Setup of nickel:
==> flow/design.v (excerpt) <==
module sa_top (
    input  logic          clk_i,
    input  logic          rst_ni,
    input  logic          s_valid_i,
    input  logic          s_last_i,
    input  logic          m_ready_i,
    output logic          s_ready_o,
    output logic          m_valid_o,
    output logic          m_last_o,
    input  logic [ 15:0]  sx_data_i,
    input  logic [ 63:0]  sk_data_i,
    output logic [ 63:0]  m_data_o
);
Size: about 16000 cells after synthesis, ~150 I/O pins, ~130000 um^2 of cells after synthesis.
make LEC_CHECK=0 CAP_MARGIN=0 CORE_MARGIN=2 CORE_UTILIZATION=72 CTS_CLUSTER_DIAMETER=28 CTS_CLUSTER_SIZE=46 PLACE_DENSITY=0.66 SETUP_SLACK_MARGIN=-0.19 SLEW_MARGIN=20 TNS_END_PERCENT=15 finish   # period 3.49 ns
run.sh (not shown) runs the stock make flow with config.mk's settings and CLKGATE_MAP_FILE=.
Status nickel: flow complete, layout not clean - negative setup slack
For maple, these inputs were changed with respect to nickel:
# nickel
export LEC_CHECK = 0
export CAP_MARGIN = 0
export CORE_MARGIN = 2
export CORE_UTILIZATION = 72
export CTS_CLUSTER_DIAMETER = 28
export CTS_CLUSTER_SIZE = 46
export PLACE_DENSITY = 0.66
export SETUP_SLACK_MARGIN = -0.19
export SLEW_MARGIN = 20
export TNS_END_PERCENT = 15
create_clock -name core_clock -period 3.49 [get_ports {clk_i}]
# maple
export LEC_CHECK = 0
export CAP_MARGIN = 20
export CORE_MARGIN = 2
export CORE_UTILIZATION = 62
export CTS_CLUSTER_SIZE = 95
export PLACE_DENSITY = 0.6
export SLEW_MARGIN = 20
create_clock -name core_clock -period 3.81 [get_ports {clk_i}]
## What came out
Completing all stages was not enough for maple: its layout failed the final checks because of negative setup slack.
Relative to nickel, sequential share of layout area has increased by 1.7 points in maple.
nickel → maple: clock buffer count from CTS has decreased, total length of routed wires lost 43000 um, post-route worst setup slack shows an increase of 0.41 ns.
maple against nickel: setup slack of the most critical reg-to-reg path picked up an extra 0.41 ns, global-route wire length before repair lost 8.5%, power lost 33%, non-clock buffer instance count of the final layout lost 219, via count lost 9667.
Launch point of the worst path = i_sa.ki[104]$_SDFFE_PN0N_: maple; launch point of the worst path = i_sa.ki[248]$_SDFFE_PN0N_: nickel
Compared maple vs nickel, and hold slack is up in maple.
Relative to nickel, the share of power burned in the clock network of maple is lower by 14 points.
Changes in indigo relative to maple:
# maple
export LEC_CHECK = 0
export CAP_MARGIN = 20
export CORE_MARGIN = 2
export CORE_UTILIZATION = 62
export CTS_CLUSTER_SIZE = 95
export PLACE_DENSITY = 0.6
export SLEW_MARGIN = 20
create_clock -name core_clock -period 3.81 [get_ports {clk_i}]
# indigo
export LEC_CHECK = 0
export CAP_MARGIN = 20
export CORE_MARGIN = 2
export CORE_UTILIZATION = 70
export CTS_CLUSTER_DIAMETER = 28
export CTS_CLUSTER_SIZE = 46
export PLACE_DENSITY = 0.6
export SETUP_SLACK_MARGIN = 0.42
export SLEW_MARGIN = 20
create_clock -name core_clock -period 3.49 [get_ports {clk_i}]
==> comparison <==
indigo completed end to end; final checks failed (negative setup slack). Per the comparison of indigo with maple, deepest clock path buffer count up 1; global-route usage up 8.5 points; mean instance size in the synthesized netlist flat; routed wire length up about 17%; synthesized area flat. maple vs indigo, end point of the critical path: i_sa.MR[1].MC[5].genblk1.MUL.temp_mul[11]$_SDFFE_PN0N_ vs i_sa.MR[3].MC[1].genblk1.MUL.temp_mul[9]$_SDFFE_PN0N_. Per the comparison of indigo with maple, wire length of the first global-routing pass moved up, total inserted antenna cells moved up, power share of the clock group moved up.
Edits applied to the flow inputs when going from indigo to yarrow:
# indigo
export LEC_CHECK = 0
export CAP_MARGIN = 20
export CORE_MARGIN = 2
export CORE_UTILIZATION = 70
export CTS_CLUSTER_DIAMETER = 28
export CTS_CLUSTER_SIZE = 46
export PLACE_DENSITY = 0.6
export SETUP_SLACK_MARGIN = 0.42
export SLEW_MARGIN = 20
create_clock -name core_clock -period 3.49 [get_ports {clk_i}]
# yarrow
export LEC_CHECK = 0
export CAP_MARGIN = 20
export CORE_MARGIN = 2
export CORE_UTILIZATION = 66
export PLACE_DENSITY = 0.6
export SETUP_SLACK_MARGIN = 0.42
export SLEW_MARGIN = 20
create_clock -name core_clock -period 3.49 [get_ports {clk_i}]
### Flow results
In yarrow the implementation ran to completion but is not tape-out ready, as the final checks report negative setup slack.
For yarrow, the endpoint of the most critical setup path was i_sa.MR[2].MC[4].genblk1.MUL.temp_mul[11]$_SDFFE_PN0N_, unlike indigo, where it was i_sa.MR[3].MC[1].genblk1.MUL.temp_mul[9]$_SDFFE_PN0N_.
yarrow — switching power as a share of total power 0.51 points higher, indigo as reference
Against indigo, yarrow comes in 0.68% higher on maximum clock frequency.
Taking indigo as 1.0, yarrow lands at 0.77 on power density over cell area.
Looking at start point of the critical path, the i_sa.ki[200]$_SDFFE_PN0N_ result is from indigo; the i_sa.xi[81]$_SDFFE_PN0N_ one comes from yarrow.
Number of gates resized after CTS (yarrow vs. indigo) decreases by more than a quarter


Starting RTL as in the previous note.
export LEC_CHECK = 0
export CAP_MARGIN = 20
export CELL_PAD_IN_SITES_GLOBAL_PLACEMENT = 0
export CORE_ASPECT_RATIO = 1.14
export CORE_MARGIN = 2
export CORE_UTILIZATION = 71
export CTS_CLUSTER_SIZE = 25
export HOLD_SLACK_MARGIN = -0.1
export MAX_ROUTING_LAYER = met4
export SLEW_MARGIN = 20
create_clock -name core_clock -period 3.42 [get_ports {clk_i}]
The baseline finished but failed the layout checks on negative setup slack.
Change:
--- a/flow/config.mk
+++ b/flow/config.mk
@@ -9,2 +8,0 @@
-export CELL_PAD_IN_SITES_GLOBAL_PLACEMENT = 0
-export CORE_ASPECT_RATIO = 1.14
@@ -12,4 +10,3 @@
-export CORE_UTILIZATION = 71
-export CTS_CLUSTER_SIZE = 25
-export HOLD_SLACK_MARGIN = -0.1
-export MAX_ROUTING_LAYER = met4
+export CORE_UTILIZATION = 40
+export PLACE_DENSITY = 0.6
+export SETUP_SLACK_MARGIN = 1.13
==> flow/constraint.sdc (replaced) <==
create_clock -name core_clock -period 4.06 [get_ports {clk_i}]
set_input_delay 0.8120 -clock core_clock [delete_from_list [all_inputs] [get_ports {clk_i}]]
set_output_delay 0.8120 -clock core_clock [all_outputs]
set_load 0.01 [all_outputs]
Outcome:
- This time the run finished clean
- cell count rises by 9.1%
- routed wire length is lower by 5.3%
- setup slack improved by 740 ps
Power figures rest on the tool's default switching activity, not on a simulated workload.
